**flow/design.v**
```verilog
`timescale 1ns / 1ps
module battleship(
input wire clk,
input wire rst,  
input wire ARDUINO_A0,    
input wire ARDUINO_A1,    
input wire ARDUINO_A2,    
input wire ARDUINO_A3,    
output reg ARDUINO_IO0,   
output reg ARDUINO_IO1,   
output reg ARDUINO_IO2,   
output reg ARDUINO_IO6,   
output reg ARDUINO_IO7,   
output reg ARDUINO_IO8,   
output reg ARDUINO_IO9,   
output reg ARDUINO_IO10,  
output reg ARDUINO_IO11,  
output reg ARDUINO_A4,  
output reg ARDUINO_A5,  
output reg PMOD1_D0_P,  
output reg PMOD1_D0_N,  
output reg PMOD1_D1_P,  
output reg PMOD1_D1_N,  
output reg PMOD1_D2_P,  
output reg PMOD1_D2_N,  
output reg PMOD2_D0_P,  
output reg PMOD2_D0_N,  
output reg PMOD2_D1_P,  
output reg PMOD2_D2_P,  
output reg PMOD2_D2_N,  
output reg PMOD2_D3_P,  
output reg ARDUINO_IO3,   
output reg ARDUINO_IO4,   
output reg ARDUINO_IO5    
);
reg makeBoards;
reg make2DArray;
reg [7:0] playerOneBoard [0:2][0:2];     
reg [1:0] a;  
reg [1:0] b;  
reg [7:0] playerOneSHIPSBoard [0:2][0:2];  
reg [1:0] c;  
reg [1:0] d;  
reg [2:0] numShipsP1;
reg [2:0] hitsP1;
reg [7:0] playerTwoBoard [0:2][0:2];  
reg [1:0] e;  
reg [1:0] f;  
reg [7:0] playerTwoSHIPSBoard [0:2][0:2];  
reg [1:0] g;  
reg [1:0] h;  
reg [2:0] numShipsP2;
reg [2:0] hitsP2;
reg [2:0] playerTurn;
integer i, j;  
reg [3:0] nineStates; 
reg [3:0] nineStates2;
reg [5:0] gameLogicState;
reg [2:0] inputRow;  
reg [2:0] inputCol;  
reg [26:0] customCounter;  
reg customClk; 
reg [26:0] oneSecondCounter;  
reg oneSecondClk; 
reg [1:0] turnOnFirstBoard;
reg [1:0] turnOnSecondBoard;
localparam [26:0] DISP_DIV = 27'd24;
localparam [26:0] GAME_DIV = 27'd1249;
wire customTick    = (customCounter == DISP_DIV) && (customClk == 1'b0);
wire oneSecondTick = (oneSecondCounter == GAME_DIV) && (oneSecondClk == 1'b0);
always@(posedge clk)
begin
if (rst)
    begin
        customClk <= 0;
        customCounter <= 0;
    end
else if (customCounter == DISP_DIV)  
    begin
        customClk <= ~customClk;  
        customCounter <= 0;  
    end
else
    begin
        customCounter <= customCounter + 1;  
    end
end
always@(posedge clk)
begin
if (rst)
    begin
        oneSecondClk <= 0;
        oneSecondCounter <= 0;
    end
else if (oneSecondCounter == GAME_DIV)  
    begin
        oneSecondClk <= ~oneSecondClk;  
        oneSecondCounter <= 0;  
    end
else
    begin
        oneSecondCounter <= oneSecondCounter + 1;  
    end
end
always @ (posedge clk)
begin
if (rst)
begin
    gameLogicState = 0;
    inputRow = 0;
    inputCol = 0;
    numShipsP1 = 0;
    hitsP1 = 0;
    numShipsP2 = 0;
    hitsP2 = 0;
    playerTurn = 1;
    turnOnFirstBoard <= 0;
    turnOnSecondBoard <= 0;
    ARDUINO_A4 = 0;
    ARDUINO_A5 = 0;
end
else if (oneSecondTick)
begin
case (gameLogicState) 
0:  
begin
    for (i = 0; i < 3; i = i + 1) begin
        for (j = 0; j < 3; j = j + 1) begin
            playerOneBoard[i][j] <= 1;
            playerOneSHIPSBoard[i][j] <= 1;
            playerTwoBoard[i][j] <= 1;
            playerTwoSHIPSBoard[i][j] <= 1;
        end
    end
    gameLogicState = gameLogicState + 1;
end
1:  
begin
    ARDUINO_A4 = 1;
    ARDUINO_A5 = 0;
    if (ARDUINO_A0 == 0) 
    begin
        if(ARDUINO_A1 == 0)  
        begin
            inputRow = 0;
        end
        else if(ARDUINO_A2 == 0)  
        begin
            inputRow = 1;
        end
        else if(ARDUINO_A3 == 0)  
        begin
            inputRow = 2;
        end
        gameLogicState = gameLogicState + 1;  
   end 
end
2:  
begin
    ARDUINO_A4 = 0;
    ARDUINO_A5 = 1;
    if (ARDUINO_A0 == 0) 
    begin
        if(ARDUINO_A1 == 0 )  
        begin
            inputCol = 0;
        end
        else if(ARDUINO_A2 == 0)  
        begin
            inputCol = 1;
        end
        else if(ARDUINO_A3 == 0)  
        begin
            inputCol = 2;
        end
        gameLogicState = gameLogicState + 1;  
   end 
end
3:  
begin
    playerOneSHIPSBoard[inputRow][inputCol] <= 2;
    numShipsP1 = numShipsP1 + 1;
    if (numShipsP1 == 2) 
    begin
        gameLogicState = 4;  
    end
    else
    begin
        gameLogicState = 1;  
    end
end
4:  
begin
    ARDUINO_A4 = 1;
    ARDUINO_A5 = 0;
    if (ARDUINO_A0 == 0) 
    begin
        if(ARDUINO_A1 == 0)  
        begin
            inputRow = 0;
        end
        else if(ARDUINO_A2 == 0)  
        begin
            inputRow = 1;
        end
        else if(ARDUINO_A3 == 0)  
        begin
            inputRow = 2;
        end
        gameLogicState = gameLogicState + 1;  
   end 
end
5:  
begin
    ARDUINO_A4 = 0;
    ARDUINO_A5 = 1;
    if (ARDUINO_A0 == 0) 
    begin
        if(ARDUINO_A1 == 0 )  
        begin
            inputCol = 0;
        end
        else if(ARDUINO_A2 == 0)  
        begin
            inputCol = 1;
        end
        else if(ARDUINO_A3 == 0)  
        begin
            inputCol = 2;
        end
        gameLogicState = gameLogicState + 1;  
   end 
end
6:  
begin
    if(inputCol == 2)
    begin
        playerOneSHIPSBoard[inputRow][inputCol-1] <= 2;
        playerOneSHIPSBoard[inputRow][inputCol] <= 2;
    end
    else if (inputCol == 1 || inputCol == 0)
    begin
        playerOneSHIPSBoard[inputRow][inputCol] <= 2;
        playerOneSHIPSBoard[inputRow][inputCol+1] <= 2;
    end
    else
    begin
    end
    gameLogicState = 7;
end
7:  
begin
    ARDUINO_A4 = 1;
    ARDUINO_A5 = 0;
    if (ARDUINO_A0 == 0) 
    begin
        if(ARDUINO_A1 == 0)  
        begin
            inputRow = 0;
        end
        else if(ARDUINO_A2 == 0)  
        begin
            inputRow = 1;
        end
        else if(ARDUINO_A3 == 0)  
        begin
            inputRow = 2;
        end
        gameLogicState = gameLogicState + 1;  
   end 
end
8:  
begin
    ARDUINO_A4 = 0;
    ARDUINO_A5 = 1;
    if (ARDUINO_A0 == 0) 
    begin
        if(ARDUINO_A1 == 0 )  
        begin
            inputCol = 0;
        end
        else if(ARDUINO_A2 == 0)  
        begin
            inputCol = 1;
        end
        else if(ARDUINO_A3 == 0)  
        begin
            inputCol = 2;
        end
        gameLogicState = gameLogicState + 1;  
   end 
end
9:  
begin
    playerTwoSHIPSBoard[inputRow][inputCol] <= 2;
    numShipsP2 = numShipsP2 + 1;
    if (numShipsP2 == 2) 
    begin
        gameLogicState = 10;  
    end
    else
    begin
        gameLogicState = 7;  
    end
end
10:  
begin
    ARDUINO_A4 = 1;
    ARDUINO_A5 = 0;
    if (ARDUINO_A0 == 0) 
    begin
        if(ARDUINO_A1 == 0)  
        begin
            inputRow = 0;
        end
        else if(ARDUINO_A2 == 0)  
        begin
            inputRow = 1;
        end
        else if(ARDUINO_A3 == 0)  
        begin
            inputRow = 2;
        end
        gameLogicState = gameLogicState + 1;  
   end 
end
11:  
begin
    ARDUINO_A4 = 0;
    ARDUINO_A5 = 1;
    if (ARDUINO_A0 == 0) 
    begin
        if(ARDUINO_A1 == 0 )  
        begin
            inputCol = 0;
        end
        else if(ARDUINO_A2 == 0)  
        begin
            inputCol = 1;
        end
        else if(ARDUINO_A3 == 0)  
        begin
            inputCol = 2;
        end
        gameLogicState = gameLogicState + 1;  
   end 
end
12:  
begin
    if(inputCol == 2)
    begin
        playerTwoSHIPSBoard[inputRow][inputCol-1] <= 2;
        playerTwoSHIPSBoard[inputRow][inputCol] <= 2;
    end
    else if (inputCol == 1 || inputCol == 0)
    begin
        playerTwoSHIPSBoard[inputRow][inputCol] <= 2;
        playerTwoSHIPSBoard[inputRow][inputCol+1] <= 2;
    end
    else
    begin
    end
    turnOnFirstBoard <= 1;
    turnOnSecondBoard <= 1;
    gameLogicState = 13;
end
13:  
begin
    ARDUINO_A4 = 1;
    ARDUINO_A5 = 0;
    if (ARDUINO_A0 == 0) 
    begin
        if(ARDUINO_A1 == 0)  
        begin
            inputRow = 0;
        end
        else if(ARDUINO_A2 == 0)  
        begin
            inputRow = 1;
        end
        else if(ARDUINO_A3 == 0)  
        begin
            inputRow = 2;
        end
        gameLogicState = gameLogicState + 1;  
   end 
end
14:  
begin
    ARDUINO_A4 = 0;
    ARDUINO_A5 = 1;
    if (ARDUINO_A0 == 0) 
    begin
        if(ARDUINO_A1 == 0 )  
        begin
            inputCol = 0;
        end
        else if(ARDUINO_A2 == 0)  
        begin
            inputCol = 1;
        end
        else if(ARDUINO_A3 == 0)  
        begin
            inputCol = 2;
        end
        gameLogicState = gameLogicState + 1;  
   end 
end
15:  
begin
    if (playerTurn == 1)
    begin
        if (playerOneSHIPSBoard[inputRow][inputCol] == 2 )
        begin
            playerOneBoard[inputRow][inputCol] <= 2; 
            playerTurn = 2;
            hitsP2 = hitsP2 + 1;
        end
        else 
        begin
            playerOneBoard[inputRow][inputCol] <= 3;
            playerTurn = 2;
        end
    end  
    else
    begin
     if (playerTwoSHIPSBoard[inputRow][inputCol] == 2 )
       begin
           playerTwoBoard[inputRow][inputCol] <= 2;
           playerTurn = 1;
           hitsP1 = hitsP1 + 1;
       end
       else 
       begin
           playerTwoBoard[inputRow][inputCol] <= 3;
           playerTurn = 1;
       end
    end
    if(hitsP2 == 4)
    begin
        turnOnFirstBoard <= 0;
        gameLogicState = 16;  
    end
    else if ( hitsP1 == 4)
    begin
        turnOnSecondBoard <= 0;
        gameLogicState = 16;  
    end
    else
    begin
        gameLogicState = 13;  
    end
end
16: 
begin
   ARDUINO_A4 = 0;
   ARDUINO_A5 = 0;
   if (ARDUINO_A1 == 0 && ARDUINO_A3 == 0 && ARDUINO_A2 == 0)
   begin
       a = 0;
       b = 0;
       c = 0;
       d = 0;
       e = 0;
       f = 0;
       g = 0;
       hitsP1 = 0;
       hitsP2 = 0;
       playerTurn = 1;
       turnOnFirstBoard <= 0;
       turnOnSecondBoard <= 0;
       gameLogicState = 0;
   end
end
default:
begin
end
endcase
end  
end  
always @ (posedge clk)
begin
if (rst)
begin
    nineStates <= 1;
    ARDUINO_IO0 = 0; ARDUINO_IO1 = 0; ARDUINO_IO2 = 0;
    ARDUINO_IO3 = 1; ARDUINO_IO4 = 1; ARDUINO_IO5 = 1;
    ARDUINO_IO6 = 0; ARDUINO_IO7 = 0; ARDUINO_IO8 = 0;
    ARDUINO_IO9 = 0; ARDUINO_IO10 = 0; ARDUINO_IO11 = 0;
end
else if (customTick)
begin
if (turnOnFirstBoard == 1)
begin
case (nineStates)
1:    
begin
    if (playerOneBoard[0][0] == 1)  
    begin
        ARDUINO_IO0 = 1;  
        ARDUINO_IO1 = 0;  
        ARDUINO_IO2 = 0;  
        ARDUINO_IO9 = 0;  
        ARDUINO_IO10 = 0;  
        ARDUINO_IO11 = 0;  
        ARDUINO_IO6 = 0;  
        ARDUINO_IO7 = 0;  
        ARDUINO_IO8 = 0;  
        ARDUINO_IO3 = 0;  
        ARDUINO_IO4 = 1; 
        ARDUINO_IO5 = 1;
    end
    else if ( playerOneBoard[0][0] == 3)
    begin
        ARDUINO_IO0 = 0;  
        ARDUINO_IO1 = 0;  
        ARDUINO_IO2 = 0;  
        ARDUINO_IO9 = 1;  
        ARDUINO_IO10 = 0;  
        ARDUINO_IO11 = 0;  
        ARDUINO_IO6 = 0;  
        ARDUINO_IO7 = 0;  
        ARDUINO_IO8 = 0;  
        ARDUINO_IO3 = 0;  
        ARDUINO_IO4 = 1; 
        ARDUINO_IO5 = 1;
    end
    else if ( playerOneBoard[0][0] == 2)
    begin
        ARDUINO_IO0 = 0;  
        ARDUINO_IO1 = 0;  
        ARDUINO_IO2 = 0;  
        ARDUINO_IO9 = 0;  
        ARDUINO_IO10 = 0;  
        ARDUINO_IO11 = 0;  
        ARDUINO_IO6 = 1;  
        ARDUINO_IO7 = 0;  
        ARDUINO_IO8 = 0;  
        ARDUINO_IO3 = 0;  
        ARDUINO_IO4 = 1; 
        ARDUINO_IO5 = 1;
    end
    else  
    begin
        ARDUINO_IO0 = 0;  
        ARDUINO_IO1 = 0;  
        ARDUINO_IO2 = 0;  
        ARDUINO_IO9 = 0;  
        ARDUINO_IO10 = 0;  
        ARDUINO_IO11 = 0;  
        ARDUINO_IO6 = 0;  
        ARDUINO_IO7 = 0;  
        ARDUINO_IO8 = 0;  
        ARDUINO_IO3 = 1;  
        ARDUINO_IO4 = 1; 
        ARDUINO_IO5 = 1;
       end
end
2:  
begin
    if (playerOneBoard[0][1] == 1)  
    begin
        ARDUINO_IO0 = 0;  
        ARDUINO_IO1 = 1;  
        ARDUINO_IO2 = 0;  
        ARDUINO_IO9 = 0;  
        ARDUINO_IO10 = 0;  
        ARDUINO_IO11 = 0;  
        ARDUINO_IO6 = 0;  
        ARDUINO_IO7 = 0;  
        ARDUINO_IO8 = 0;  
        ARDUINO_IO3 = 0;  
        ARDUINO_IO4 = 1; 
        ARDUINO_IO5 = 1;
    end
    else if ( playerOneBoard[0][1] == 2)
    begin
        ARDUINO_IO0 = 0;  
        ARDUINO_IO1 = 0;  
        ARDUINO_IO2 = 0;  
        ARDUINO_IO9 = 0;  
        ARDUINO_IO10 = 0;  
        ARDUINO_IO11 = 0;  
        ARDUINO_IO6 = 0;  
        ARDUINO_IO7 = 1;  
        ARDUINO_IO8 = 0;  
        ARDUINO_IO3 = 0;  
        ARDUINO_IO4 = 1; 
        ARDUINO_IO5 = 1;
    end
    else if ( playerOneBoard[0][1] == 3)
    begin
        ARDUINO_IO0 = 0;  
        ARDUINO_IO1 = 0;  
        ARDUINO_IO2 = 0;  
        ARDUINO_IO9 = 0;  
        ARDUINO_IO10 = 1;  
        ARDUINO_IO11 = 0;  
        ARDUINO_IO6 = 0;  
        ARDUINO_IO7 = 0;  
        ARDUINO_IO8 = 0;  
        ARDUINO_IO3 = 0;  
        ARDUINO_IO4 = 1; 
        ARDUINO_IO5 = 1;
    end
    else  
    begin
        ARDUINO_IO0 = 0;  
        ARDUINO_IO1 = 0;  
        ARDUINO_IO2 = 0;  
        ARDUINO_IO9 = 0;  
        ARDUINO_IO10 = 0;  
        ARDUINO_IO11 = 0;  
        ARDUINO_IO6 = 0;  
        ARDUINO_IO7 = 0;  
        ARDUINO_IO8 = 0;  
        ARDUINO_IO3 = 1;  
        ARDUINO_IO4 = 1; 
        ARDUINO_IO5 = 1;
       end
end
3:  
begin
    if (playerOneBoard[0][2] == 1)  
    begin
        ARDUINO_IO0 = 0;  
        ARDUINO_IO1 = 0;  
        ARDUINO_IO2 = 1;  
        ARDUINO_IO9 = 0;  
        ARDUINO_IO10 = 0;  
        ARDUINO_IO11 = 0;  
        ARDUINO_IO6 = 0;  
        ARDUINO_IO7 = 0;  
        ARDUINO_IO8 = 0;  
        ARDUINO_IO3 = 0;  
        ARDUINO_IO4 = 1; 
        ARDUINO_IO5 = 1;
    end
    else if ( playerOneBoard[0][2] == 2)
    begin
        ARDUINO_IO0 = 0;  
        ARDUINO_IO1 = 0;  
        ARDUINO_IO2 = 0;  
        ARDUINO_IO9 = 0;  
        ARDUINO_IO10 = 0;  
        ARDUINO_IO11 = 0;  
        ARDUINO_IO6 = 0;  
        ARDUINO_IO7 = 0;  
        ARDUINO_IO8 = 1;  
        ARDUINO_IO3 = 0;  
        ARDUINO_IO4 = 1; 
        ARDUINO_IO5 = 1;
    end
    else if ( playerOneBoard[0][2] == 3)
    begin
        ARDUINO_IO0 = 0;  
        ARDUINO_IO1 = 0;  
        ARDUINO_IO2 = 0;  
        ARDUINO_IO9 = 0;  
        ARDUINO_IO10 = 0;  
        ARDUINO_IO11 = 1;  
        ARDUINO_IO6 = 0;  
        ARDUINO_IO7 = 0;  
        ARDUINO_IO8 = 0;  
        ARDUINO_IO3 = 0;  
        ARDUINO_IO4 = 1; 
        ARDUINO_IO5 = 1;
    end
    else  
    begin
        ARDUINO_IO0 = 0;  
        ARDUINO_IO1 = 0;  
        ARDUINO_IO2 = 0;  
        ARDUINO_IO9 = 0;  
        ARDUINO_IO10 = 0;  
        ARDUINO_IO11 = 0;  
        ARDUINO_IO6 = 0;  
        ARDUINO_IO7 = 0;  
        ARDUINO_IO8 = 0;  
        ARDUINO_IO3 = 1;  
        ARDUINO_IO4 = 1; 
        ARDUINO_IO5 = 1;
       end
end
4:  
begin
    if (playerOneBoard[1][0] == 1)  
    begin
        ARDUINO_IO0 = 1;  
        ARDUINO_IO1 = 0;  
        ARDUINO_IO2 = 0;  
        ARDUINO_IO9 = 0;  
        ARDUINO_IO10 = 0;  
        ARDUINO_IO11 = 0;  
        ARDUINO_IO6 = 0;  
        ARDUINO_IO7 = 0;  
        ARDUINO_IO8 = 0;  
        ARDUINO_IO3 = 1;  
        ARDUINO_IO4 = 0; 
        ARDUINO_IO5 = 1;
    end
    else if ( playerOneBoard[1][0] == 2)
    begin
        ARDUINO_IO0 = 0;  
        ARDUINO_IO1 = 0;  
        ARDUINO_IO2 = 0;  
        ARDUINO_IO9 = 0;  
        ARDUINO_IO10 = 0;  
        ARDUINO_IO11 = 0;  
        ARDUINO_IO6 = 1;  
        ARDUINO_IO7 = 0;  
        ARDUINO_IO8 = 0;  
        ARDUINO_IO3 = 1; 
        ARDUINO_IO4 = 0; 
        ARDUINO_IO5 = 1;
    end
    else if ( playerOneBoard[1][0] == 3)
    begin
        ARDUINO_IO0 = 0;  
        ARDUINO_IO1 = 0;  
        ARDUINO_IO2 = 0;  
        ARDUINO_IO9 = 1;  
        ARDUINO_IO10 = 0;  
        ARDUINO_IO11 = 0;  
        ARDUINO_IO6 = 0;  
        ARDUINO_IO7 = 0;  
        ARDUINO_IO8 = 0;  
        ARDUINO_IO3 = 1; 
        ARDUINO_IO4 = 0;  
        ARDUINO_IO5 = 1;
    end
    else  
    begin
        ARDUINO_IO0 = 0;  
        ARDUINO_IO1 = 0;  
        ARDUINO_IO2 = 0;  
        ARDUINO_IO9 = 0;  
        ARDUINO_IO10 = 0;  
        ARDUINO_IO11 = 0;  
        ARDUINO_IO6 = 0;  
        ARDUINO_IO7 = 0;  
        ARDUINO_IO8 = 0;  
        ARDUINO_IO3 = 1;  
        ARDUINO_IO4 = 1; 
        ARDUINO_IO5 = 1;
       end
end
5:  
begin
    if (playerOneBoard[1][1] == 1)  
    begin
        ARDUINO_IO0 = 0;  
        ARDUINO_IO1 = 1;  
        ARDUINO_IO2 = 0;  
        ARDUINO_IO9 = 0;  
        ARDUINO_IO10 = 0;  
        ARDUINO_IO11 = 0;  
        ARDUINO_IO6 = 0;  
        ARDUINO_IO7 = 0;  
        ARDUINO_IO8 = 0;  
        ARDUINO_IO3 = 1; 
        ARDUINO_IO4 = 0;  
        ARDUINO_IO5 = 1;
    end
    else if ( playerOneBoard[1][1] == 2)
    begin
        ARDUINO_IO0 = 0;  
        ARDUINO_IO1 = 0;  
        ARDUINO_IO2 = 0;  
        ARDUINO_IO9 = 0;  
        ARDUINO_IO10 = 0;  
        ARDUINO_IO11 = 0;  
        ARDUINO_IO6 = 0;  
        ARDUINO_IO7 = 1;  
        ARDUINO_IO8 = 0;  
        ARDUINO_IO3 = 1; 
        ARDUINO_IO4 = 0; 
        ARDUINO_IO5 = 1;
    end
    else if ( playerOneBoard[1][1] == 3)
    begin
        ARDUINO_IO0 = 0;  
        ARDUINO_IO1 = 0;  
        ARDUINO_IO2 = 0;  
        ARDUINO_IO9 = 0;  
        ARDUINO_IO10 = 1;  
        ARDUINO_IO11 = 0;  
        ARDUINO_IO6 = 0;  
        ARDUINO_IO7 = 0;  
        ARDUINO_IO8 = 0;  
        ARDUINO_IO3 = 1; 
        ARDUINO_IO4 = 0;  
        ARDUINO_IO5 = 1;
    end
    else  
    begin
        ARDUINO_IO0 = 0;  
        ARDUINO_IO1 = 0;  
        ARDUINO_IO2 = 0;  
        ARDUINO_IO9 = 0;  
        ARDUINO_IO10 = 0;  
        ARDUINO_IO11 = 0;  
        ARDUINO_IO6 = 0;  
        ARDUINO_IO7 = 0;  
        ARDUINO_IO8 = 0;  
        ARDUINO_IO3 = 1;  
        ARDUINO_IO4 = 1; 
        ARDUINO_IO5 = 1;
       end
end
6:  
begin
    if (playerOneBoard[1][2] == 1)  
    begin
        ARDUINO_IO0 = 0;  
        ARDUINO_IO1 = 0;  
        ARDUINO_IO2 = 1;  
        ARDUINO_IO9 = 0;  
        ARDUINO_IO10 = 0;  
        ARDUINO_IO11 = 0;  
        ARDUINO_IO6 = 0;  
        ARDUINO_IO7 = 0;  
        ARDUINO_IO8 = 0;  
        ARDUINO_IO3 = 1; 
        ARDUINO_IO4 = 0;  
        ARDUINO_IO5 = 1;
    end
    else if ( playerOneBoard[1][2] == 2)
    begin
        ARDUINO_IO0 = 0;  
        ARDUINO_IO1 = 0;  
        ARDUINO_IO2 = 0;  
        ARDUINO_IO9 = 0;  
        ARDUINO_IO10 = 0;  
        ARDUINO_IO11 = 0;  
        ARDUINO_IO6 = 0;  
        ARDUINO_IO7 = 0;  
        ARDUINO_IO8 = 1;  
        ARDUINO_IO3 = 1;  
        ARDUINO_IO4 = 0; 
        ARDUINO_IO5 = 1;
    end
    else if ( playerOneBoard[1][2] == 3)
    begin
        ARDUINO_IO0 = 0;  
        ARDUINO_IO1 = 0;  
        ARDUINO_IO2 = 0;  
        ARDUINO_IO9 = 0;  
        ARDUINO_IO10 = 0;  
        ARDUINO_IO11 = 1;  
        ARDUINO_IO6 = 0;  
        ARDUINO_IO7 = 0;  
        ARDUINO_IO8 = 0;  
        ARDUINO_IO3 = 1; 
        ARDUINO_IO4 = 0;  
        ARDUINO_IO5 = 1;
    end
    else  
    begin
        ARDUINO_IO0 = 0;  
        ARDUINO_IO1 = 0;  
        ARDUINO_IO2 = 0;  
        ARDUINO_IO9 = 0;  
        ARDUINO_IO10 = 0;  
        ARDUINO_IO11 = 0;  
        ARDUINO_IO6 = 0;  
        ARDUINO_IO7 = 0;  
        ARDUINO_IO8 = 0;  
        ARDUINO_IO3 = 1;  
        ARDUINO_IO4 = 1; 
        ARDUINO_IO5 = 1;
       end
end
7:  
begin
    if (playerOneBoard[2][0] == 1)  
    begin
        ARDUINO_IO0 = 1;  
        ARDUINO_IO1 = 0;  
        ARDUINO_IO2 = 0;  
        ARDUINO_IO9 = 0;  
        ARDUINO_IO10 = 0;  
        ARDUINO_IO11 = 0;  
        ARDUINO_IO6 = 0;  
        ARDUINO_IO7 = 0;  
        ARDUINO_IO8 = 0;  
        ARDUINO_IO3 = 1; 
        ARDUINO_IO4 = 1; 
        ARDUINO_IO5 = 0;  
    end
    else if ( playerOneBoard[2][0] == 2)
    begin
        ARDUINO_IO0 = 0;  
        ARDUINO_IO1 = 0;  
        ARDUINO_IO2 = 0;  
        ARDUINO_IO9 = 0;  
        ARDUINO_IO10 = 0;  
        ARDUINO_IO11 = 0;  
        ARDUINO_IO6 = 1;  
        ARDUINO_IO7 = 0;  
        ARDUINO_IO8 = 0;  
        ARDUINO_IO3 = 1; 
        ARDUINO_IO4 = 1; 
        ARDUINO_IO5 = 0;
    end
    else if ( playerOneBoard[2][0] == 3)
    begin
        ARDUINO_IO0 = 0;  
        ARDUINO_IO1 = 0;  
        ARDUINO_IO2 = 0;  
        ARDUINO_IO9 = 1;  
        ARDUINO_IO10 = 0;  
        ARDUINO_IO11 = 0;  
        ARDUINO_IO6 = 0;  
        ARDUINO_IO7 = 0;  
        ARDUINO_IO8 = 0;  
        ARDUINO_IO3 = 1; 
        ARDUINO_IO4 = 1; 
        ARDUINO_IO5 = 0;  
    end
    else  
    begin
        ARDUINO_IO0 = 0;  
        ARDUINO_IO1 = 0;  
        ARDUINO_IO2 = 0;  
        ARDUINO_IO9 = 0;  
        ARDUINO_IO10 = 0;  
        ARDUINO_IO11 = 0;  
        ARDUINO_IO6 = 0;  
        ARDUINO_IO7 = 0;  
        ARDUINO_IO8 = 0;  
        ARDUINO_IO3 = 1;  
        ARDUINO_IO4 = 1; 
        ARDUINO_IO5 = 1;
       end
end
8:  
begin
    if (playerOneBoard[2][1] == 1)  
    begin
        ARDUINO_IO0 = 0;  
        ARDUINO_IO1 = 1;  
        ARDUINO_IO2 = 0;  
        ARDUINO_IO9 = 0;  
        ARDUINO_IO10 = 0;  
        ARDUINO_IO11 = 0;  
        ARDUINO_IO6 = 0;  
        ARDUINO_IO7 = 0;  
        ARDUINO_IO8 = 0;  
        ARDUINO_IO3 = 1; 
        ARDUINO_IO4 = 1; 
        ARDUINO_IO5 = 0;  
    end
    else if ( playerOneBoard[2][1] == 2)
    begin
        ARDUINO_IO0 = 0;  
        ARDUINO_IO1 = 0;  
        ARDUINO_IO2 = 0;  
        ARDUINO_IO9 = 0;  
        ARDUINO_IO10 = 0;  
        ARDUINO_IO11 = 0;  
        ARDUINO_IO6 = 0;  
        ARDUINO_IO7 = 1;  
        ARDUINO_IO8 = 0;  
        ARDUINO_IO3 = 1; 
        ARDUINO_IO4 = 1; 
        ARDUINO_IO5 = 0;
    end
    else if ( playerOneBoard[2][1] == 3)
    begin
        ARDUINO_IO0 = 0;  
        ARDUINO_IO1 = 0;  
        ARDUINO_IO2 = 0;  
        ARDUINO_IO9 = 0;  
        ARDUINO_IO10 = 1;  
        ARDUINO_IO11 = 0;  
        ARDUINO_IO6 = 0;  
        ARDUINO_IO7 = 0;  
        ARDUINO_IO8 = 0;  
        ARDUINO_IO3 = 1; 
        ARDUINO_IO4 = 1; 
        ARDUINO_IO5 = 0;  
    end
    else  
    begin
        ARDUINO_IO0 = 0;  
        ARDUINO_IO1 = 0;  
        ARDUINO_IO2 = 0;  
        ARDUINO_IO9 = 0;  
        ARDUINO_IO10 = 0;  
        ARDUINO_IO11 = 0;  
        ARDUINO_IO6 = 0;  
        ARDUINO_IO7 = 0;  
        ARDUINO_IO8 = 0;  
        ARDUINO_IO3 = 1;  
        ARDUINO_IO4 = 1; 
        ARDUINO_IO5 = 1;
       end
end
9:  
begin
    if (playerOneBoard[2][2] == 1)  
    begin
        ARDUINO_IO0 = 0;  
        ARDUINO_IO1 = 0;  
        ARDUINO_IO2 = 1;  
        ARDUINO_IO9 = 0;  
        ARDUINO_IO10 = 0;  
        ARDUINO_IO11 = 0;  
        ARDUINO_IO6 = 0;  
        ARDUINO_IO7 = 0;  
        ARDUINO_IO8 = 0;  
        ARDUINO_IO3 = 1; 
        ARDUINO_IO4 = 1; 
        ARDUINO_IO5 = 0;  
    end
    else if ( playerOneBoard[2][2] == 2)
    begin
        ARDUINO_IO0 = 0;  
        ARDUINO_IO1 = 0;  
        ARDUINO_IO2 = 0;  
        ARDUINO_IO9 = 0;  
        ARDUINO_IO10 = 0;  
        ARDUINO_IO11 = 0;  
        ARDUINO_IO6 = 0;  
        ARDUINO_IO7 = 0;  
        ARDUINO_IO8 = 1;  
        ARDUINO_IO3 = 1; 
        ARDUINO_IO4 = 1; 
        ARDUINO_IO5 = 0;
    end
    else if ( playerOneBoard[2][2] == 3)
    begin
        ARDUINO_IO0 = 0;  
        ARDUINO_IO1 = 0;  
        ARDUINO_IO2 = 0;  
        ARDUINO_IO9 = 0;  
        ARDUINO_IO10 = 0;  
        ARDUINO_IO11 = 1;  
        ARDUINO_IO6 = 0;  
        ARDUINO_IO7 = 0;  
        ARDUINO_IO8 = 0;  
        ARDUINO_IO3 = 1; 
        ARDUINO_IO4 = 1; 
        ARDUINO_IO5 = 0;  
    end
    else  
    begin
        ARDUINO_IO0 = 0;  
        ARDUINO_IO1 = 0;  
        ARDUINO_IO2 = 0;  
        ARDUINO_IO9 = 0;  
        ARDUINO_IO10 = 0;  
        ARDUINO_IO11 = 0;  
        ARDUINO_IO6 = 0;  
        ARDUINO_IO7 = 0;  
        ARDUINO_IO8 = 0;  
        ARDUINO_IO3 = 1;  
        ARDUINO_IO4 = 1; 
        ARDUINO_IO5 = 1;
       end
end
default:  
begin
    ARDUINO_IO0 = 0;    
    ARDUINO_IO1 = 0;    
    ARDUINO_IO2 = 0;     
    ARDUINO_IO3 = 1;    
    ARDUINO_IO4 = 1;   
    ARDUINO_IO5 = 1;    
    ARDUINO_IO9 = 0;  
    ARDUINO_IO10 = 0;  
    ARDUINO_IO11 = 0;  
    ARDUINO_IO6 = 0;  
    ARDUINO_IO7 = 0;  
    ARDUINO_IO8 = 0;  
end
endcase
end  
nineStates <= nineStates + 1;
if (nineStates >= 10 )
begin
    nineStates <= 1;
end
end  
end  
always @ (posedge clk)
begin
if (rst)
begin
    nineStates2 <= 1;
    PMOD1_D0_P = 0; PMOD1_D0_N = 0; PMOD1_D1_P = 0;
    PMOD1_D1_N = 0; PMOD1_D2_P = 0; PMOD1_D2_N = 0;
    PMOD2_D0_P = 0; PMOD2_D0_N = 0; PMOD2_D1_P = 0;
    PMOD2_D2_P = 1; PMOD2_D2_N = 1; PMOD2_D3_P = 1;
end
else if (customTick)
begin
if (turnOnSecondBoard == 1)
begin
case (nineStates2)
1:    
begin
    if (playerTwoBoard[0][0] == 1)  
    begin
        PMOD1_D1_N = 1;  
        PMOD1_D2_P = 0;  
        PMOD1_D2_N = 0;  
        PMOD1_D0_P = 0;  
        PMOD1_D0_N = 0;  
        PMOD1_D1_P = 0;  
        PMOD2_D0_P = 0;  
        PMOD2_D0_N = 0;  
        PMOD2_D1_P = 0;  
        PMOD2_D2_P = 0;  
        PMOD2_D2_N = 1; 
        PMOD2_D3_P = 1;
    end
    else if ( playerTwoBoard[0][0] == 3)
    begin
        PMOD1_D1_N = 0;  
        PMOD1_D2_P = 0;  
        PMOD1_D2_N = 0;  
        PMOD1_D0_P = 1;  
        PMOD1_D0_N = 0;  
        PMOD1_D1_P = 0;  
        PMOD2_D0_P = 0;  
        PMOD2_D0_N = 0;  
        PMOD2_D1_P = 0;  
        PMOD2_D2_P = 0;  
        PMOD2_D2_N = 1; 
        PMOD2_D3_P = 1;
    end
    else if ( playerTwoBoard[0][0] == 2)
    begin
        PMOD1_D1_N = 0;  
        PMOD1_D2_P = 0;  
        PMOD1_D2_N = 0;  
        PMOD1_D0_P = 0;  
        PMOD1_D0_N = 0;  
        PMOD1_D1_P = 0;  
        PMOD2_D0_P = 1;  
        PMOD2_D0_N = 0;  
        PMOD2_D1_P = 0;  
        PMOD2_D2_P = 0;  
        PMOD2_D2_N = 1; 
        PMOD2_D3_P = 1;
    end
    else  
    begin
        PMOD1_D1_N = 0;  
        PMOD1_D2_P = 0;  
        PMOD1_D2_N = 0;  
        PMOD1_D0_P = 0;  
        PMOD1_D0_N = 0;  
        PMOD1_D1_P = 0;  
        PMOD2_D0_P = 0;  
        PMOD2_D0_N = 0;  
        PMOD2_D1_P = 0;  
        PMOD2_D2_P = 1;  
        PMOD2_D2_N = 1; 
        PMOD2_D3_P = 1;
       end
end
2:  
begin
    if (playerTwoBoard[0][1] == 1)  
    begin
        PMOD1_D1_N = 0;  
        PMOD1_D2_P = 1;  
        PMOD1_D2_N = 0;  
        PMOD1_D0_P = 0;  
        PMOD1_D0_N = 0;  
        PMOD1_D1_P = 0;  
        PMOD2_D0_P = 0;  
        PMOD2_D0_N = 0;  
        PMOD2_D1_P = 0;  
        PMOD2_D2_P = 0;  
        PMOD2_D2_N = 1; 
        PMOD2_D3_P = 1;
    end
    else if ( playerTwoBoard[0][1] == 2)
    begin
        PMOD1_D1_N = 0;  
        PMOD1_D2_P = 0;  
        PMOD1_D2_N = 0;  
        PMOD1_D0_P = 0;  
        PMOD1_D0_N = 0;  
        PMOD1_D1_P = 0;  
        PMOD2_D0_P = 0;  
        PMOD2_D0_N = 1;  
        PMOD2_D1_P = 0;  
        PMOD2_D2_P = 0;  
        PMOD2_D2_N = 1; 
        PMOD2_D3_P = 1;
    end
    else if ( playerTwoBoard[0][1] == 3)
    begin
        PMOD1_D1_N = 0;  
        PMOD1_D2_P = 0;  
        PMOD1_D2_N = 0;  
        PMOD1_D0_P = 0;  
        PMOD1_D0_N = 1;  
        PMOD1_D1_P = 0;  
        PMOD2_D0_P = 0;  
        PMOD2_D0_N = 0;  
        PMOD2_D1_P = 0;  
        PMOD2_D2_P = 0;  
        PMOD2_D2_N = 1; 
        PMOD2_D3_P = 1;
    end
    else  
    begin
        PMOD1_D1_N = 0;  
        PMOD1_D2_P = 0;  
        PMOD1_D2_N = 0;  
        PMOD1_D0_P = 0;  
        PMOD1_D0_N = 0;  
        PMOD1_D1_P = 0;  
        PMOD2_D0_P = 0;  
        PMOD2_D0_N = 0;  
        PMOD2_D1_P = 0;  
        PMOD2_D2_P = 1;  
        PMOD2_D2_N = 1; 
        PMOD2_D3_P = 1;
       end
end
3:  
begin
    if (playerTwoBoard[0][2] == 1)  
    begin
        PMOD1_D1_N = 0;  
        PMOD1_D2_P = 0;  
        PMOD1_D2_N = 1;  
        PMOD1_D0_P = 0;  
        PMOD1_D0_N = 0;  
        PMOD1_D1_P = 0;  
        PMOD2_D0_P = 0;  
        PMOD2_D0_N = 0;  
        PMOD2_D1_P = 0;  
        PMOD2_D2_P = 0;  
        PMOD2_D2_N = 1; 
        PMOD2_D3_P = 1;
    end
    else if ( playerTwoBoard[0][2] == 2)
    begin
        PMOD1_D1_N = 0;  
        PMOD1_D2_P = 0;  
        PMOD1_D2_N = 0;  
        PMOD1_D0_P = 0;  
        PMOD1_D0_N = 0;  
        PMOD1_D1_P = 0;  
        PMOD2_D0_P = 0;  
        PMOD2_D0_N = 0;  
        PMOD2_D1_P = 1;  
        PMOD2_D2_P = 0;  
        PMOD2_D2_N = 1; 
        PMOD2_D3_P = 1;
    end
    else if ( playerTwoBoard[0][2] == 3)
    begin
        PMOD1_D1_N = 0;  
        PMOD1_D2_P = 0;  
        PMOD1_D2_N = 0;  
        PMOD1_D0_P = 0;  
        PMOD1_D0_N = 0;  
        PMOD1_D1_P = 1;  
        PMOD2_D0_P = 0;  
        PMOD2_D0_N = 0;  
        PMOD2_D1_P = 0;  
        PMOD2_D2_P = 0;  
        PMOD2_D2_N = 1; 
        PMOD2_D3_P = 1;
    end
    else  
    begin
        PMOD1_D1_N = 0;  
        PMOD1_D2_P = 0;  
        PMOD1_D2_N = 0;  
        PMOD1_D0_P = 0;  
        PMOD1_D0_N = 0;  
        PMOD1_D1_P = 0;  
        PMOD2_D0_P = 0;  
        PMOD2_D0_N = 0;  
        PMOD2_D1_P = 0;  
       PMOD2_D2_P = 1;  
       PMOD2_D2_N = 1; 
       PMOD2_D3_P = 1;
       end
end
4:  
begin
    if (playerTwoBoard[1][0] == 1)  
    begin
        PMOD1_D1_N = 1;  
        PMOD1_D2_P = 0;  
        PMOD1_D2_N = 0;  
        PMOD1_D0_P = 0;  
        PMOD1_D0_N = 0;  
        PMOD1_D1_P = 0;  
        PMOD2_D0_P = 0;  
        PMOD2_D0_N = 0;  
        PMOD2_D1_P = 0;  
        PMOD2_D2_P = 1;  
        PMOD2_D2_N = 0; 
        PMOD2_D3_P = 1;
    end
    else if ( playerTwoBoard[1][0] == 2)
    begin
        PMOD1_D1_N = 0;  
        PMOD1_D2_P = 0;  
        PMOD1_D2_N = 0;  
        PMOD1_D0_P = 0;  
        PMOD1_D0_N = 0;  
        PMOD1_D1_P = 0;  
        PMOD2_D0_P = 1;  
        PMOD2_D0_N = 0;  
        PMOD2_D1_P = 0;  
        PMOD2_D2_P = 1;  
        PMOD2_D2_N = 0; 
        PMOD2_D3_P = 1;
    end
    else if ( playerTwoBoard[1][0] == 3)
    begin
        PMOD1_D1_N = 0;  
        PMOD1_D2_P = 0;  
        PMOD1_D2_N = 0;  
        PMOD1_D0_P = 1;  
        PMOD1_D0_N = 0;  
        PMOD1_D1_P = 0;  
        PMOD2_D0_P = 0;  
        PMOD2_D0_N = 0;  
        PMOD2_D1_P = 0;  
        PMOD2_D2_P = 1;  
        PMOD2_D2_N = 0; 
        PMOD2_D3_P = 1;
    end
    else  
    begin
        PMOD1_D1_N = 0;  
        PMOD1_D2_P = 0;  
        PMOD1_D2_N = 0;  
        PMOD1_D0_P = 0;  
        PMOD1_D0_N = 0;  
        PMOD1_D1_P = 0;  
        PMOD2_D0_P = 0;  
        PMOD2_D0_N = 0;  
        PMOD2_D1_P = 0;  
        PMOD2_D2_P = 1;  
        PMOD2_D2_N = 1; 
        PMOD2_D3_P = 1;
       end
end
5:  
begin
    if (playerTwoBoard[1][1] == 1)  
    begin
        PMOD1_D1_N = 0;  
        PMOD1_D2_P = 1;  
        PMOD1_D2_N = 0;  
        PMOD1_D0_P = 0;  
        PMOD1_D0_N = 0;  
        PMOD1_D1_P = 0;  
        PMOD2_D0_P = 0;  
        PMOD2_D0_N = 0;  
        PMOD2_D1_P = 0;  
        PMOD2_D2_P = 1;  
        PMOD2_D2_N = 0; 
        PMOD2_D3_P = 1;
    end
    else if ( playerTwoBoard[1][1] == 2)
    begin
        PMOD1_D1_N = 0;  
        PMOD1_D2_P = 0;  
        PMOD1_D2_N = 0;  
        PMOD1_D0_P = 0;  
        PMOD1_D0_N = 0;  
        PMOD1_D1_P = 0;  
        PMOD2_D0_P = 0;  
        PMOD2_D0_N = 1;  
        PMOD2_D1_P = 0;  
        PMOD2_D2_P = 1;  
        PMOD2_D2_N = 0; 
        PMOD2_D3_P = 1;
    end
    else if ( playerTwoBoard[1][1] == 3)
    begin
        PMOD1_D1_N = 0;  
        PMOD1_D2_P = 0;  
        PMOD1_D2_N = 0;  
        PMOD1_D0_P = 0;  
        PMOD1_D0_N = 1;  
        PMOD1_D1_P = 0;  
        PMOD2_D0_P = 0;  
        PMOD2_D0_N = 0;  
        PMOD2_D1_P = 0;  
        PMOD2_D2_P = 1;  
        PMOD2_D2_N = 0; 
        PMOD2_D3_P = 1;
    end
    else  
    begin
        PMOD1_D1_N = 0;  
        PMOD1_D2_P = 0;  
        PMOD1_D2_N = 0;  
        PMOD1_D0_P = 0;  
        PMOD1_D0_N = 0;  
        PMOD1_D1_P = 0;  
        PMOD2_D0_P = 0;  
        PMOD2_D0_N = 0;  
        PMOD2_D1_P = 0;  
        PMOD2_D2_P = 1; 
        PMOD2_D2_N = 1; 
        PMOD2_D3_P = 1;
       end
end
6:  
begin
    if (playerTwoBoard[1][2] == 1)  
    begin
        PMOD1_D1_N = 0;  
        PMOD1_D2_P = 0;  
        PMOD1_D2_N = 1;  
        PMOD1_D0_P = 0;  
        PMOD1_D0_N = 0;  
        PMOD1_D1_P = 0;  
        PMOD2_D0_P = 0;  
        PMOD2_D0_N = 0;  
        PMOD2_D1_P = 0;  
        PMOD2_D2_P = 1;  
        PMOD2_D2_N = 0; 
        PMOD2_D3_P = 1;
    end
    else if ( playerTwoBoard[1][2] == 2)
    begin
        PMOD1_D1_N = 0;  
        PMOD1_D2_P = 0;  
        PMOD1_D2_N = 0;  
        PMOD1_D0_P = 0;  
        PMOD1_D0_N = 0;  
        PMOD1_D1_P = 0;  
        PMOD2_D0_P = 0;  
        PMOD2_D0_N = 0;  
        PMOD2_D1_P = 1;  
        PMOD2_D2_P = 1;  
        PMOD2_D2_N = 0; 
        PMOD2_D3_P = 1;
    end
    else if ( playerTwoBoard[1][2] == 3)
    begin
        PMOD1_D1_N = 0;  
        PMOD1_D2_P = 0;  
        PMOD1_D2_N = 0;  
        PMOD1_D0_P = 0;  
        PMOD1_D0_N = 0;  
        PMOD1_D1_P = 1;  
        PMOD2_D0_P = 0;  
        PMOD2_D0_N = 0;  
        PMOD2_D1_P = 0;  
        PMOD2_D2_P = 1;  
        PMOD2_D2_N = 0; 
        PMOD2_D3_P = 1;
    end
    else  
    begin
        PMOD1_D1_N = 0;  
        PMOD1_D2_P = 0;  
        PMOD1_D2_N = 0;  
        PMOD1_D0_P = 0;  
        PMOD1_D0_N = 0;  
        PMOD1_D1_P = 0;  
        PMOD2_D0_P = 0;  
        PMOD2_D0_N = 0;  
        PMOD2_D1_P = 0;  
        PMOD2_D2_P = 1;  
        PMOD2_D2_N = 1; 
        PMOD2_D3_P = 1;
       end
end
7:  
begin
    if (playerTwoBoard[2][0] == 1)  
    begin
        PMOD1_D1_N = 1;  
        PMOD1_D2_P = 0;  
        PMOD1_D2_N = 0;  
        PMOD1_D0_P = 0;  
        PMOD1_D0_N = 0;  
        PMOD1_D1_P = 0;  
        PMOD2_D0_P = 0;  
        PMOD2_D0_N = 0;  
        PMOD2_D1_P = 0;  
        PMOD2_D2_P = 1;  
        PMOD2_D2_N = 1; 
        PMOD2_D3_P = 0; 
    end
    else if ( playerTwoBoard[2][0] == 2)
    begin
        PMOD1_D1_N = 0;  
        PMOD1_D2_P = 0;  
        PMOD1_D2_N = 0;  
        PMOD1_D0_P = 0;  
        PMOD1_D0_N = 0;  
        PMOD1_D1_P = 0;  
        PMOD2_D0_P = 1;  
        PMOD2_D0_N = 0;  
        PMOD2_D1_P = 0;  
        PMOD2_D2_P = 1;  
        PMOD2_D2_N = 1; 
        PMOD2_D3_P = 0;
    end
    else if ( playerTwoBoard[2][0] == 3)
    begin
        PMOD1_D1_N = 0;  
        PMOD1_D2_P = 0;  
        PMOD1_D2_N = 0;  
        PMOD1_D0_P = 1;  
        PMOD1_D0_N = 0;  
        PMOD1_D1_P = 0;  
        PMOD2_D0_P = 0;  
        PMOD2_D0_N = 0;  
        PMOD2_D1_P = 0;  
        PMOD2_D2_P = 1;  
        PMOD2_D2_N = 1; 
        PMOD2_D3_P = 0;
    end
    else  
    begin
        PMOD1_D1_N = 0;  
        PMOD1_D2_P = 0;  
        PMOD1_D2_N = 0;  
        PMOD1_D0_P = 0;  
        PMOD1_D0_N = 0;  
        PMOD1_D1_P = 0;  
        PMOD2_D0_P = 0;  
        PMOD2_D0_N = 0;  
        PMOD2_D1_P = 0;  
        PMOD2_D2_P = 1;  
        PMOD2_D2_N = 1; 
        PMOD2_D3_P = 1;
       end
end
8:  
begin
    if (playerTwoBoard[2][1] == 1)  
    begin
        PMOD1_D1_N = 0;  
        PMOD1_D2_P = 1;  
        PMOD1_D2_N = 0;  
        PMOD1_D0_P = 0;  
        PMOD1_D0_N = 0;  
        PMOD1_D1_P = 0;  
        PMOD2_D0_P = 0;  
        PMOD2_D0_N = 0;  
        PMOD2_D1_P = 0;  
        PMOD2_D2_P = 1;  
        PMOD2_D2_N = 1; 
        PMOD2_D3_P = 0;
    end
    else if ( playerTwoBoard[2][1] == 2)
    begin
        PMOD1_D1_N = 0;  
        PMOD1_D2_P = 0;  
        PMOD1_D2_N = 0;  
        PMOD1_D0_P = 0;  
        PMOD1_D0_N = 0;  
        PMOD1_D1_P = 0;  
        PMOD2_D0_P = 0;  
        PMOD2_D0_N = 1;  
        PMOD2_D1_P = 0;  
        PMOD2_D2_P = 1;  
        PMOD2_D2_N = 1; 
        PMOD2_D3_P = 0;
    end
    else if ( playerTwoBoard[2][1] == 3)
    begin
        PMOD1_D1_N = 0;  
        PMOD1_D2_P = 0;  
        PMOD1_D2_N = 0;  
        PMOD1_D0_P = 0;  
        PMOD1_D0_N = 1;  
        PMOD1_D1_P = 0;  
        PMOD2_D0_P = 0;  
        PMOD2_D0_N = 0;  
        PMOD2_D1_P = 0;  
        PMOD2_D2_P = 1;  
        PMOD2_D2_N = 1; 
        PMOD2_D3_P = 0;
    end
    else  
    begin
        PMOD1_D1_N = 0;  
        PMOD1_D2_P = 0;  
        PMOD1_D2_N = 0;  
        PMOD1_D0_P = 0;  
        PMOD1_D0_N = 0;  
        PMOD1_D1_P = 0;  
        PMOD2_D0_P = 0;  
        PMOD2_D0_N = 0;  
        PMOD2_D1_P = 0;  
        PMOD2_D2_P = 1;  
        PMOD2_D2_N = 1; 
        PMOD2_D3_P = 1;
       end
end
9:  
begin
    if (playerTwoBoard[2][2] == 1)  
    begin
        PMOD1_D1_N = 0;  
        PMOD1_D2_P = 0;  
        PMOD1_D2_N = 1;  
        PMOD1_D0_P = 0;  
        PMOD1_D0_N = 0;  
        PMOD1_D1_P = 0;  
        PMOD2_D0_P = 0;  
        PMOD2_D0_N = 0;  
        PMOD2_D1_P = 0;  
        PMOD2_D2_P = 1;  
        PMOD2_D2_N = 1; 
        PMOD2_D3_P = 0;
    end
    else if ( playerTwoBoard[2][2] == 2)
    begin
        PMOD1_D1_N = 0;  
        PMOD1_D2_P = 0;  
        PMOD1_D2_N = 0;  
        PMOD1_D0_P = 0;  
        PMOD1_D0_N = 0;  
        PMOD1_D1_P = 0;  
        PMOD2_D0_P = 0;  
        PMOD2_D0_N = 0;  
        PMOD2_D1_P = 1;  
        PMOD2_D2_P = 1;  
        PMOD2_D2_N = 1; 
        PMOD2_D3_P = 0;
    end
    else if ( playerTwoBoard[2][2] == 3)
    begin
        PMOD1_D1_N = 0;  
        PMOD1_D2_P = 0;  
        PMOD1_D2_N = 0;  
        PMOD1_D0_P = 0;  
        PMOD1_D0_N = 0;  
        PMOD1_D1_P = 1;  
        PMOD2_D0_P = 0;  
        PMOD2_D0_N = 0;  
        PMOD2_D1_P = 0;  
        PMOD2_D2_P = 1;  
        PMOD2_D2_N = 1; 
        PMOD2_D3_P = 0;
    end
    else  
    begin
        PMOD1_D1_N = 0;  
        PMOD1_D2_P = 0;  
        PMOD1_D2_N = 0;  
        PMOD1_D0_P = 0;  
        PMOD1_D0_N = 0;  
        PMOD1_D1_P = 0;  
        PMOD2_D0_P = 0;  
        PMOD2_D0_N = 0;  
        PMOD2_D1_P = 0;  
        PMOD2_D2_P = 1;  
        PMOD2_D2_N = 1; 
        PMOD2_D3_P = 0;
       end
end
default:  
begin
    PMOD1_D1_N = 0;  
    PMOD1_D2_P = 0;  
    PMOD1_D2_N = 0;  
    PMOD2_D2_P = 1;  
    PMOD2_D2_N = 1;  
    PMOD2_D3_P = 1;  
    PMOD1_D0_P = 0;  
    PMOD1_D0_N = 0;  
    PMOD1_D1_P = 0;  
    PMOD2_D0_P = 0;  
    PMOD2_D0_N = 0;  
    PMOD2_D1_P = 0;  
end
endcase
end
nineStates2 <= nineStates2 + 1;
if (nineStates2 >= 10 )
begin
    nineStates2 <= 1;
end
end  
end  
endmodule 
```
**flow/run.sh**
```bash
#!/bin/bash
# the make line also repeats each setting of config.mk as NAME=value (left out here)
make -C /OpenROAD-flow-scripts/flow DESIGN_CONFIG=/design/flow/config.mk WORK_HOME=/design/flow/orfs CLKGATE_MAP_FILE= finish
```
**flow/config.mk**
```make
export PLATFORM = sky130hd
export DESIGN_NAME = battleship
export DESIGN_NICKNAME = battleship
export VERILOG_FILES = /design/flow/design.v
export SDC_FILE = /design/flow/constraint.sdc
export NUM_CORES = 4
export LEC_CHECK = 0
export ABC_AREA = 1
export CAP_MARGIN = 20
export CELL_PAD_IN_SITES_GLOBAL_PLACEMENT = 2
export CORE_MARGIN = 2
export CORE_UTILIZATION = 19
export CTS_CLUSTER_DIAMETER = 74
export GPL_ROUTABILITY_DRIVEN = 1
export MAX_ROUTING_LAYER = met4
export PLACE_DENSITY = 0.69
export SLEW_MARGIN = 20
```
**flow/constraint.sdc**
```tcl
create_clock -name core_clock -period 4.44 [get_ports {clk}]
set_input_delay 0.8880 -clock core_clock [delete_from_list [all_inputs] [get_ports {clk}]]
set_output_delay 0.8880 -clock core_clock [all_outputs]
set_load 0.01 [all_outputs]
```
==> summary.txt, run 1 <==
impl run done, here's what came out: cell family with most CP delay=simple AND/OR/NAND/NOR gates, Buf+Inv Stages, Crit Path=2, HP Class=flip-flop to flip-flop, P_clk=1.60 mW, asr flop ratio synth=0%, reg2reg start=inputRow[2]$_DFF_P_, quantity of gates resized following cts=0, Top-area cell share=32.8%, Pre-antenna DRT Iters=7, DP Cell Count=2216, CP Capture Point=gameLogicState[0]$_SDFFE_PP0P_, post-DP HPWL=22600 um, # Max-Cap Violations=0, design area=12100 sq um, # rows=85, CP required=4810 ps, Final period util=84.1%, Synth top cells by count=nand2_1, inv_1, nor2_1, worst path cell trace=inv_1, ha_1, fa_1, inv_2, nor2_2, nand2_1, o21ai_1, nand3_2, nand3_1, nand2_1, nor2_1, nand2_1, nand3_1, nand4_1, nor2_1, nor2_1, R2R Setup Slk=700 ps, Setup crit start=inputRow[2]$_DFF_P_, number of cells in Yosys stat=1509, Placed Area=11500 sq um, Post-Syn Area per Cell=6.88 sq um, CP max-delay cell=fa_1, Post CTS Setup Buffer Count=0, leakage power=5.14 nW, hold path endpoint=gameLogicState[5]$_SDFFE_PP0P_, DRC viols=0, Comb pwr share=2.8%, cell taking the most area after synthesis=dfxtp_1, routed via count=9439, Startpoint Class=flip-flop, max incr delay on CP=740 ps, distinct lib cells=52, number of buffers created by CTS=17, Ys Warns=1, max_slew headroom=43.2%, Tot GR Track Use=11.2%, hold slack=455 ps, Via density=4.20, Yosys Chip Area=10400 sq um, Pwr Total=3.45 mW, Setup TNS=0 ps, port bufs=31, Final Hold Violation Tally=0, initial core utilization=19.2%, Sw Share=25.2%, final cell count without fillers=2248, aoi share=11.9%, WS Path Type=flip-flop to flip-flop, Final Max Tran Viols=0, Layout Area Growth over Synthesis=16.3%, routed wire length=29500 um, Post-synth EDFFs=18, Clk pin slew, worst setup/hold paths=70 ps, Min-Delay Startpoint=gameLogicState[5]$_SDFFE_PP0P_, synth top area cells=dfxtp_1, nand2_1, inv_1, vias in the first global route=9077, clock buffer depth=2, final clock skew=17.8 ps, die width=238 um, yosys simple share=33.6%, Crit path arrival time=4110 ps, Post-Synthesis Cell Area=10400 sq um, P_int=2.58 mW, clock latency (worst-skew pair)=490 ps, Reg2Reg Depth=16, net switching power=0.869 mW, Slew @ Worst Pin=850 ps, hold_buf cts=0, ANT cells=0, Mux area share=0%, Net Count, Synth=1549, seq pwr=1.75 mW, CTS Root Cell=clkbuf_16, power per cell area=286 nW/um^2, worst setup margin=704 ps, routability cong.=0.832, maximum vdd drop=316 uV, Seq/Total Area, Yosys=38.0%, num ports=32, die height=238 um, CTS Sinks=188, Post-Syn Instances=1509, Synth top cell by count=nand2_1, RR Endpoint=gameLogicState[0]$_SDFFE_PP0P_, outcome=finished clean, RSZ-0062 raised after global routing=false, Placement Setup Slack=712 ps, core area=53900 sq um, Comb group=0.0970 mW, Max Fclk=0.268 GHz, first-pass GRT wire length=48500 um, Top logic family=simple AND/OR/NAND/NOR gates, H-tree depth=4, TritonCTS clock tree=done, clock network power share=46.4%, adder share=4.39%, sequential power share=50.8%, initial antenna violation count=0, Antenna Nets Post-Route=0, Die Size=56500 sq um, Log Warnings=46, final setup vio count=0, most common flop cell mapped by yosys=dfxtp_1, largest net degree at the start of global routing=46, minimum clock period=3740 ps, CP Depth=16, yosys xor share=1.86%, Setup crit end kind=flip-flop, Final Core Density=22.4%, Worst Path Max Fanout=14, GRT overflow=0, Pwr top=sequential cells, initial drt markers=501, Registers, synthesis=188, hold-critical path depth=2, Layout Nets=1579, DR WL/cell=13.1 um
[layer usage]
| layer | track usage (%) | up-vias | wire, um | part of all wire, % |
|---|---|---|---|---|
| li1 | - | 4964 | - | - |
| met4 | 4.02 | 0 | 516 | 1.7 |
| met2 | 17.4 | 136 | 13300 | 45 |
| met3 | 2.07 | 32 | 915 | 3.1 |
| met1 | 14.5 | 4307 | 14800 | 50 |
| met5 | - | - | 0 | 0 |
[layout make-up]
cell class	count	area (sq um)
fill	6024	41800
inverter	253	955
multi-input combinational	1043	5370
tap	696	871
timing repair buffer	36	343
clock inverter	13	153
sequential	188	3940
clock buffer	19	443
==> run 2: changes to the inputs <==
Settings changed: ABC_AREA 1 to default, CAP_MARGIN 20 to 0, CELL_PAD_IN_SITES_DETAIL_PLACEMENT from default to 2, CELL_PAD_IN_SITES_GLOBAL_PLACEMENT 2 to default, CORE_UTILIZATION 19 to 62, CTS_CLUSTER_DIAMETER 74 to 60, CTS_CLUSTER_SIZE from default to 33, GPL_ROUTABILITY_DRIVEN 1 to default, GPL_TIMING_DRIVEN from default to 1, MAX_ROUTING_LAYER met4 to default, MIN_ROUTING_LAYER from default to met1, PLACE_DENSITY 0.69 to 0.45, TNS_END_PERCENT from default to 15.
Clock period 4.44 ns to 3.39 ns, I/O delays scaled along.
==> summary.txt, run 2 <==
yosys + openroad results -> Post-Synthesis Cell Area=9640 sq um (was 10400 sq um), routability cong.=0.932 (was 0.832), die width=129 um (was 238 um), core area=15200 sq um (was 53900 sq um), failing step=3_5_place_dp, Ys Warns=1 (unchanged), Synth top cells by count=dfxtp_1, nor2_1, nand2_1 (was nand2_1, inv_1, nor2_1), adder share=4.72% (was 4.39%), number of cells in Yosys stat=1165 (was 1509), Top logic family=simple AND/OR/NAND/NOR gates (unchanged), Mux area share=2.02% (was 0%), Tool Error=[ERROR DPL-0033] detailed placement checks failed during check placement., yosys simple share=27.7% (was 33.6%), Post-Syn Area per Cell=8.28 sq um (was 6.88 sq um), Die Size=16600 sq um (was 56500 sq um), yosys xor share=6.08% (was 1.86%), Post-synth EDFFs=18 (unchanged), initial core utilization=63.4% (was 19.2%), outcome=aborted with a tool error (was finished clean), die height=129 um (was 238 um), Post-Syn Instances=1165 (was 1509), cell taking the most area after synthesis=dfxtp_1 (unchanged), port bufs=31 (unchanged), asr flop ratio synth=0% (unchanged), aoi share=14.7% (was 11.9%), distinct lib cells=77 (was 52), synth top area cells=dfxtp_1, nor2_1, nand2_1 (was dfxtp_1, nand2_1, inv_1), Synth top cell by count=dfxtp_1 (was nand2_1), Yosys Chip Area=9640 sq um (was 10400 sq um), Registers, synthesis=188 (unchanged), # rows=45 (was 85), most common flop cell mapped by yosys=dfxtp_1 (unchanged), num ports=32 (unchanged), Seq/Total Area, Yosys=40.9% (was 38.0%), Net Count, Synth=1205 (was 1549), Top-area cell share=35.3% (was 32.8%)
==> run 2: metrics by stage <==
stage / setup WS, ps / std cells / hold WS [ps] / total power [mW] / instance area (sq um)
after floorplan: -3.13 / 1165 / 423 / 2.38 / 9650
after global placement: 46.4 / 1374 / 435 / 2.41 / 10300
==> run 3: changes to the inputs <==
Settings changed: CAP_MARGIN 0 to 20, CELL_PAD_IN_SITES_DETAIL_PLACEMENT 2 to default, CORE_UTILIZATION 62 to 40, CTS_CLUSTER_DIAMETER 60 to default, CTS_CLUSTER_SIZE 33 to default, GPL_TIMING_DRIVEN 1 to default, MIN_ROUTING_LAYER met1 to default, PLACE_DENSITY 0.45 to default, SETUP_SLACK_MARGIN from default to -0.1, TNS_END_PERCENT 15 to default.
Clock period 3.39 ns to 4.35 ns, I/O delays scaled along.
==> summary.txt, run 3 <==
impl run done, here's what came out: Max Fclk=0.261 GHz, CTS Root Cell=clkbuf_16, max incr delay on CP=530 ps, Post-Syn Instances=1165 (unchanged), routed via count=8193, Buf+Inv Stages, Crit Path=1, routed length on met2=10000 um, hold_buf cts=0, H-tree depth=4, ANT cells=0, Reg2Reg Depth=12, port bufs=31 (unchanged), core area=23500 sq um (was 15200 sq um), GRT overflow=0, maximum vdd drop=206 uV, metal3 WL=974 um, aoi share=14.7% (unchanged), CP dominant cell by count=fa_1, cell family with most CP delay=adder cells, Sw Share=24.1%, RSZ-0062 raised after global routing=false, most common flop cell mapped by yosys=dfxtp_1 (unchanged), Log Warnings=46, Mux area share=2.02% (unchanged), number of cells in Yosys stat=1165 (unchanged), Top-area cell share=35.3% (unchanged), power per cell area=314 nW/um^2, Yosys Chip Area=9640 sq um (unchanged), CTS Sinks=188, max_slew headroom=36.8%, die width=159 um (was 129 um), num ports=32 (unchanged), routed wire length=22400 um, number of buffers created by CTS=17, Setup crit end kind=flip-flop, post-DP HPWL=16100 um, minimum clock period=3830 ps, # Max-Cap Violations=0, synth top area cells=dfxtp_1, nor2_1, nand2_1 (unchanged), CP required=4670 ps, Synth top cells by count=dfxtp_1, nor2_1, nand2_1 (unchanged), Synth top cell by count=dfxtp_1 (unchanged), worst path cell trace=fa_1, ha_1, inv_1, fa_1, xor2_1, and3_1, a311o_1, a2111oi_4, and3_4, nand2b_4, o32ai_2, nor2_1, initial antenna violation count=0, Antenna Nets Post-Route=0, largest net degree at the start of global routing=50, Top Layer Used=met4, adder share=4.72% (unchanged), final clock skew=16.3 ps, outcome=finished clean (was aborted with a tool error), initial core utilization=41.0% (was 63.4%), Final Core Density=46.1%, Die Size=25400 sq um (was 16600 sq um), Slew @ Worst Pin=946 ps, Top logic family=simple AND/OR/NAND/NOR gates (unchanged), Post-Synthesis Cell Area=9640 sq um (unchanged), Net Count, Synth=1205 (unchanged), Worst Path Max Fanout=8, P_clk=1.57 mW, Pre-antenna DRT Iters=7, CP Capture Point=playerTwoSHIPSBoard[1][0]$_SDFFE_PP0P_, Min-Delay Startpoint=playerOneSHIPSBoard[8][0]$_SDFFE_PP0P_, Final Max Tran Viols=0, Ys Warns=1 (unchanged), routability cong.=0.872 (was 0.932), Via density=5.43, DRC viols=0, CP Depth=12, RR Endpoint=playerTwoSHIPSBoard[1][0]$_SDFFE_PP0P_, Clk pin slew, worst setup/hold paths=70 ps, Registers, synthesis=188 (unchanged), final setup vio count=0, first-pass GRT wire length=37500 um, Crit path arrival time=4150 ps, asr flop ratio synth=0% (unchanged), WS Path Type=flip-flop to flip-flop, # rows=56 (was 45), TritonCTS clock tree=done, Post-Syn Area per Cell=8.28 sq um (unchanged), Setup crit start=inputCol[1]$_SDFFE_PP0P_, yosys xor share=6.08% (unchanged), HP Class=flip-flop to flip-flop, clock network power share=46.0%, Comb pwr share=2.0%, Startpoint Class=flip-flop, clock latency (worst-skew pair)=440 ps, hold path endpoint=playerOneSHIPSBoard[8][0]$_SDFFE_PP0P_, hold-critical path depth=2, quantity of gates resized following cts=0, reg2reg start=inputCol[1]$_SDFFE_PP0P_, net switching power=0.823 mW, initial drt markers=562, Tot GR Track Use=17.8%, WL met1=11200 um, sequential power share=52.0%, Post CTS Setup Buffer Count=0, Layout Area Growth over Synthesis=12.6%, vias in the first global route=7470, Seq/Total Area, Yosys=40.9% (unchanged), CP max-delay cell=a2111oi_4, R2R Setup Slk=520 ps, Setup TNS=0 ps, leakage power=4.05 nW, die height=159 um (was 129 um), seq pwr=1.77 mW, cell taking the most area after synthesis=dfxtp_1 (unchanged), DR WL/cell=14.8 um, Comb group=0.0675 mW, Post-synth EDFFs=18 (unchanged), yosys simple share=27.7% (unchanged), Pwr top=sequential cells, Layout Nets=1217, clock buffer depth=2, distinct lib cells=77 (unchanged), Final Hold Violation Tally=0, P_int=2.58 mW, Final period util=88.0%
-- run 3: routing by layer --
layer,vias to the layer above,GRT usage (%)
met1,3841,25.1
met2,182,27.8
met4,0,4.71
li1,4151,-
met5,-,0
met3,19,3.52
-- run 3: final cells by class --
class | count | area [sq um]
timing repair buffer | 47 | 425
clock buffer | 18 | 450
tap | 319 | 399
fill | 2356 | 12700
sequential | 188 | 3940
inverter | 41 | 154
clock inverter | 14 | 145
multi-input combinational | 882 | 5340
-- run 3: through the flow --
step | std cells | power, mW | setup WS, ps | cell area [sq um] | hold slack [ps]
final | 1509 | 3.41 | 522 | 10900 | 454
after global routing | 1509 | 3.52 | 206 | 10900 | 464
after CTS | 1509 | 3.45 | 532 | 10900 | 454
after detailed placement | 1477 | 1.88 | 555 | 10300 | 440
after global placement | 1477 | 1.88 | 591 | 10300 | 442
after floorplan | 1165 | 1.85 | 851 | 9640 | 423
Power and IR drop assume default switching activity.
